== harbor ==
Design gemm_mem, start of the top module:
module gemm_mem(
  input wire clk,
  input wire rst,
  input wire out_rdy,
  input wire v0__read_req_rdy,
  input wire [31:0] v0__read_resp,
  input wire v0__read_resp_vld,
  input wire v0__write_completion_vld,
  input wire v0__write_req_rdy,
  input wire [31:0] v0_in,
  input wire v0_in_vld,
  input wire v1__read_req_rdy,
  input wire [31:0] v1__read_resp,
  input wire v1__read_resp_vld,
  input wire v1__write_completion_vld,
  input wire v1__write_req_rdy,
  input wire [31:0] v1_in,
  input wire v1_in_vld,
  input wire [31:0] C_rd_data,
  output wire [31:0] out,
  output wire out_vld,
  output wire [3:0] v0__read_req,
  output wire v0__read_req_vld,
  output wire v0__read_resp_rdy,
  output wire v0__write_completion_rdy,
  output wire [35:0] v0__write_req,
  output wire v0__write_req_vld,
  output wire v0_in_rdy,
  output wire [3:0] v1__read_req,
  output wire v1__read_req_vld,
  output wire v1__read_resp_rdy,
  output wire v1__write_completion_rdy,
  output wire [35:0] v1__write_req,
  output wire v1__write_req_vld,
  output wire v1_in_rdy,
  output wire [3:0] C_rd_addr,
  output wire C_rd_en,
  output wire [3:0] C_wr_addr,
  output wire [31:0] C_wr_data,
  output wire C_wr_en
);
make LEC_CHECK=0 ABC_AREA=1 CAP_MARGIN=20 CORE_MARGIN=2 CORE_UTILIZATION=72 CTS_CLUSTER_DIAMETER=393 CTS_CLUSTER_SIZE=99 PLACE_DENSITY=0.38 SETUP_SLACK_MARGIN=0.83 SLEW_MARGIN=20 TNS_END_PERCENT=10 finish   # period 3.53 ns
run.sh (not shown) runs the stock make flow with config.mk's settings and CLKGATE_MAP_FILE=.
harbor: it failed during global routing, and the tool reported GRT-0116.
Input-level comparison between quartz and harbor:
- removing ABC_AREA (formerly 1)
- removing PLACE_DENSITY (formerly 0.38)
- removing CTS_CLUSTER_DIAMETER (formerly 393)
- removing SETUP_SLACK_MARGIN (formerly 0.83)
- changing CORE_UTILIZATION from 72 to 40
- removing CTS_CLUSTER_SIZE (formerly 99)
- removing TNS_END_PERCENT (formerly 10)
- changing the clock period (ns, I/O delays scaled along) from 3.53 to 9.0
==> comparison <==
- Re area of the die: harbor and quartz aren't equal, and the higher value belongs to quartz.
- Note that the synthesized cell count recorded for quartz amounts to 0.811 times the value seen in harbor.
- quartz completed end to end with timing, DRC and antenna clean.
- Diff harbor -> quartz | yosys-reported design area after synthesis | decrease of about 4.5%
### quartz -> pepper
- ABC_AREA newly set to 1
- TNS_END_PERCENT newly set to 45
- CELL_PAD_IN_SITES_GLOBAL_PLACEMENT newly set to 1
- GPL_ROUTABILITY_DRIVEN newly set to 0
- HOLD_SLACK_MARGIN newly set to 0.13
- SLEW_MARGIN changed from 20 to 0
- SETUP_SLACK_MARGIN newly set to -0.45
- CAP_MARGIN changed from 20 to 5
Synthesized instance count (pepper / quartz): 1.2
Between quartz and pepper, worst setup slack increased.
For layout net count, dividing the value from pepper by the value from quartz gives 1.18.
The following lists how willow was set up differently from pepper:
- GPL_ROUTABILITY_DRIVEN removed (was 0)
- TNS_END_PERCENT removed (was 45)
- GPL_TIMING_DRIVEN newly set to 0
- CAP_MARGIN changed from 5 to 10
- CORE_MARGIN changed from 2 to 4
- SETUP_SLACK_MARGIN removed (was -0.45)
- CORE_UTILIZATION changed from 40 to 26
- SLEW_MARGIN changed from 0 to 30
- CELL_PAD_IN_SITES_DETAIL_PLACEMENT newly set to 1
- HOLD_SLACK_MARGIN removed (was 0.13)
[summary]
willow finished every step from synthesis to the final layout, and the layout passed the timing, design-rule and antenna checks.
Via count, willow and pepper: higher on willow
Any difference in sequential power between willow and pepper is small enough to ignore.
Comparing pepper with willow, the iteration tally of the first detailed-router pass came out essentially unchanged.
Cell with the biggest individual delay on the critical path = buf_1: willow; cell with the biggest individual delay on the critical path = dfxtp_1: pepper
Compared to pepper, willow has maximum frequency from static timing analysis 26 MHz lower.
Here is what was changed in the inputs of umber compared with willow.
- an added GPL_ROUTABILITY_DRIVEN of 0
- a deleted ABC_AREA that had been 1
- a deleted CELL_PAD_IN_SITES_GLOBAL_PLACEMENT that had been 1
- a deleted GPL_TIMING_DRIVEN that had been 0
- an added HOLD_SLACK_MARGIN of 0.13
- a change of CORE_MARGIN from 4 to 2
- a deleted CELL_PAD_IN_SITES_DETAIL_PLACEMENT that had been 1
- an added SETUP_SLACK_MARGIN of -0.45
- a change of CAP_MARGIN from 10 to 20
- a change of SLEW_MARGIN from 30 to 20
- a change of CORE_UTILIZATION from 26 to 40
### Flow results
Taking willow as the reference point, the routed length per placed instance of umber falls by 7.1%.
umber: final cell count without fillers is 1510 lower than what willow reported.
Compared with willow, umber shows a clock latency at the later pin of the worst-skew pair that is 20 ps higher.
In umber, the via density per instance came out 11% above the value in willow.

---

gemm_mem again, from the RTL that the note above started with.
make LEC_CHECK=0 ABC_AREA=1 CAP_MARGIN=20 CORE_ASPECT_RATIO=0.96 CORE_MARGIN=2 CORE_UTILIZATION=57 CTS_CLUSTER_DIAMETER=29 CTS_CLUSTER_SIZE=84 MAX_ROUTING_LAYER=met4 SLEW_MARGIN=20 finish   # period 7.97 ns
Change:
Settings changed: CTS_CLUSTER_DIAMETER 29 to not set, CTS_CLUSTER_SIZE 84 to not set.
Clock period 7.97 ns to 8.24 ns, I/O delays scaled along.
Outcome: Final area is lower by a few percent; routed wire length came out lower slightly; setup slack gets better by 0.46 ns.
Change:
Settings changed: CORE_UTILIZATION 57 to 70, PLACE_DENSITY_LB_ADDON set to 0.02.
Clock period 8.24 ns to 12.2 ns, I/O delays scaled along.
Outcome: Worst setup slack improves by 2.6 ns; power went down by 37%; design area shrinks by 1.6%; utilization goes up by 14 points; clock-buffer cell count goes down by 2; hold slack stays flat; register-to-register slack improved by 3.7 ns; cell count fell by 2.7%.
Change:
Settings changed: CORE_ASPECT_RATIO 0.96 to not set, CORE_UTILIZATION 70 to 71, PLACE_DENSITY set to 0.78, PLACE_DENSITY_LB_ADDON 0.02 to not set.
Clock period 12.2 ns to 6.4 ns, I/O delays scaled along.
Effect: The changed run finished but failed the layout checks on negative setup slack; utilization goes up by 7.1 points; synthesized cell count stays the same; cell area grows by about 7%.
Change:
Settings changed: CORE_ASPECT_RATIO set to 0.84, PLACE_DENSITY 0.78 to 0.62, SETUP_SLACK_MARGIN set to -0.41.
Clock period 6.4 ns to 5.55 ns, I/O delays scaled along.
Result: The changed run never finished: it broke off in global routing; synthesized cell count stays the same; synthesized area is unchanged; die area stays flat.

---

gemm_mem again, from the RTL that the note above started with.
make LEC_CHECK=0 CAP_MARGIN=20 CORE_MARGIN=2 CORE_UTILIZATION=65 MAX_ROUTING_LAYER=met4 SLEW_MARGIN=20 finish   # period 6.2 ns
The baseline finished but failed the layout checks on negative setup slack.
Then changed:
Settings changed: ABC_AREA set to 1, CORE_ASPECT_RATIO set to 0.96, SETUP_SLACK_MARGIN set to -0.67.
Clock period 6.2 ns to 11.2 ns, I/O delays scaled along.
Result: The new run produced a clean layout. Non-clock buffer count falls by 237. Clock-buffer cell count rose by 4. Critical path depth is lower by 13. Combinational power decreases by a few percent. Wire length went down by roughly a tenth. Die area climbs by a few percent. Global-route usage drops by 4.9 points. Core utilization drops by 7.9 points. Worst setup slack gets better by 4.6 ns. Via count came out higher by a few percent.
Then changed:
Settings changed: ABC_AREA 1 to 0, CORE_ASPECT_RATIO 0.96 to not set, SETUP_SLACK_MARGIN -0.67 to 1.55.
Clock period 11.2 ns to 5.21 ns, I/O delays scaled along.
After rerunning: This time the run reached the layout checks and failed them: negative setup slack. Clock power is higher by 140%. Routed wire length increases by 29%. Synthesized area decreases by 4.5%. Combinational power came out higher by 39%. Setup slack gets worse by 5.5 ns. Global-route usage rises by 7.3 points.
Then changed:
Settings changed: ABC_AREA 0 to not set, CORE_UTILIZATION 65 to 44, MAX_ROUTING_LAYER met4 to not set, SETUP_SLACK_MARGIN 1.55 to not set.
Clock period 5.21 ns to 5.35 ns, I/O delays scaled along.
=>
- The new run ran to the end with violations: negative setup slack
- wire length falls by 16%
- synthesized cell count stays the same
- hold slack hardly moves
- setup slack improved by 0.60 ns
- clock skew falls by 0.018 ns
- area after synthesis does not change
- core utilization falls by 30 points
- final cell count rises by 4.2%
Then changed:
Settings changed: ABC_AREA set to 1, CORE_UTILIZATION 44 to 67.
Clock period 5.35 ns to 6.57 ns, I/O delays scaled along.
The new run completed with no timing, DRC or antenna violations.
Hold slack loses 0.0053 ns.
Cell area falls by 1.5%.
Global-route usage climbs by 11 points.
Then changed:
Settings changed: CORE_UTILIZATION 67 to 72, PLACE_DENSITY set to 0.75.
Clock period 6.57 ns to 5.53 ns, I/O delays scaled along.
The changed run stopped in 5_1_grt (GRT-0232).
Synthesized cell count is unchanged.
Die size falls by 6.8%.
Synthesized area stays the same.

---

Starting RTL as in the previous note.
==> flow/config.mk <==
export PLATFORM = sky130hd
export DESIGN_NAME = gemm_mem
export DESIGN_NICKNAME = gemm_mem
export VERILOG_FILES = /design/flow/design.v
export SDC_FILE = /design/flow/constraint.sdc
export NUM_CORES = 4
export LEC_CHECK = 0
export ABC_AREA = 1
export CAP_MARGIN = 20
export CORE_MARGIN = 2
export CORE_UTILIZATION = 72
export PLACE_DENSITY_LB_ADDON = 0.04
export SETUP_SLACK_MARGIN = 1.9
export SLEW_MARGIN = 20
==> flow/constraint.sdc <==
create_clock -name core_clock -period 6.57 [get_ports {clk}]
set_input_delay 1.3140 -clock core_clock [delete_from_list [all_inputs] [get_ports {clk}]]
set_output_delay 1.3140 -clock core_clock [all_outputs]
set_load 0.01 [all_outputs]
The baseline never finished: it broke off in 5_1_grt, error GRT-0232.
Change:
ABC_AREA = default   (was 1)
CORE_UTILIZATION = 40   (was 72)
PLACE_DENSITY_LB_ADDON = default   (was 0.04)
SETUP_SLACK_MARGIN = default   (was 1.9)
clock period = 13.4 ns   (was 6.57 ns; I/O delays follow)
After rerunning: The new run finished clean. Synthesized cell count fell by about a fifth. Synthesized area decreases by a few percent. Die size came out higher by well over a third.
Change:
SETUP_SLACK_MARGIN = 1.88   (was default)
clock period = 7.78 ns   (was 13.4 ns; I/O delays follow)
Area after synthesis does not change.
Total power rises by 77%.
Sequential share of layout area falls by 0.41 points.
Sequential power rises by 71%.
Non-clock buffer count rises by 78.
Critical path depth rises by 15.
Count of clock-buffer cells in the layout does not change.
Change:
SETUP_SLACK_MARGIN = default   (was 1.88)
After rerunning: The changed run completed with no timing, DRC or antenna violations. Total power shrinks by 1.8%. Design area shrinks by about 4.6%. Hold slack barely changes. Critical path depth shrinks by 2. Routed wire length shrinks by 2.8%. Clock-buffer cell count stays the same. Combinational power barely changes. Setup slack is worse by 0.69 ns.
Change:
CORE_UTILIZATION = 58   (was 40)
SETUP_SLACK_MARGIN = 1.33   (was default)
clock period = 7.32 ns   (was 7.78 ns; I/O delays follow)
Effect: The changed run produced a clean layout; wire length came out higher by 2.7%; cell count drops by 5.2%; clock-buffer cell count went down by 3.
Change:
SETUP_SLACK_MARGIN = default   (was 1.33)
clock period = 4.66 ns   (was 7.32 ns; I/O delays follow)
Outcome: The new run finished but fails on setup timing. Core utilization goes up by 4.1 points. Critical path depth goes up by 5. Final cell count goes up by 4.5%. Wire length goes up by 1.9%. Synthesized area stays the same.
Power and IR drop assume default switching activity.
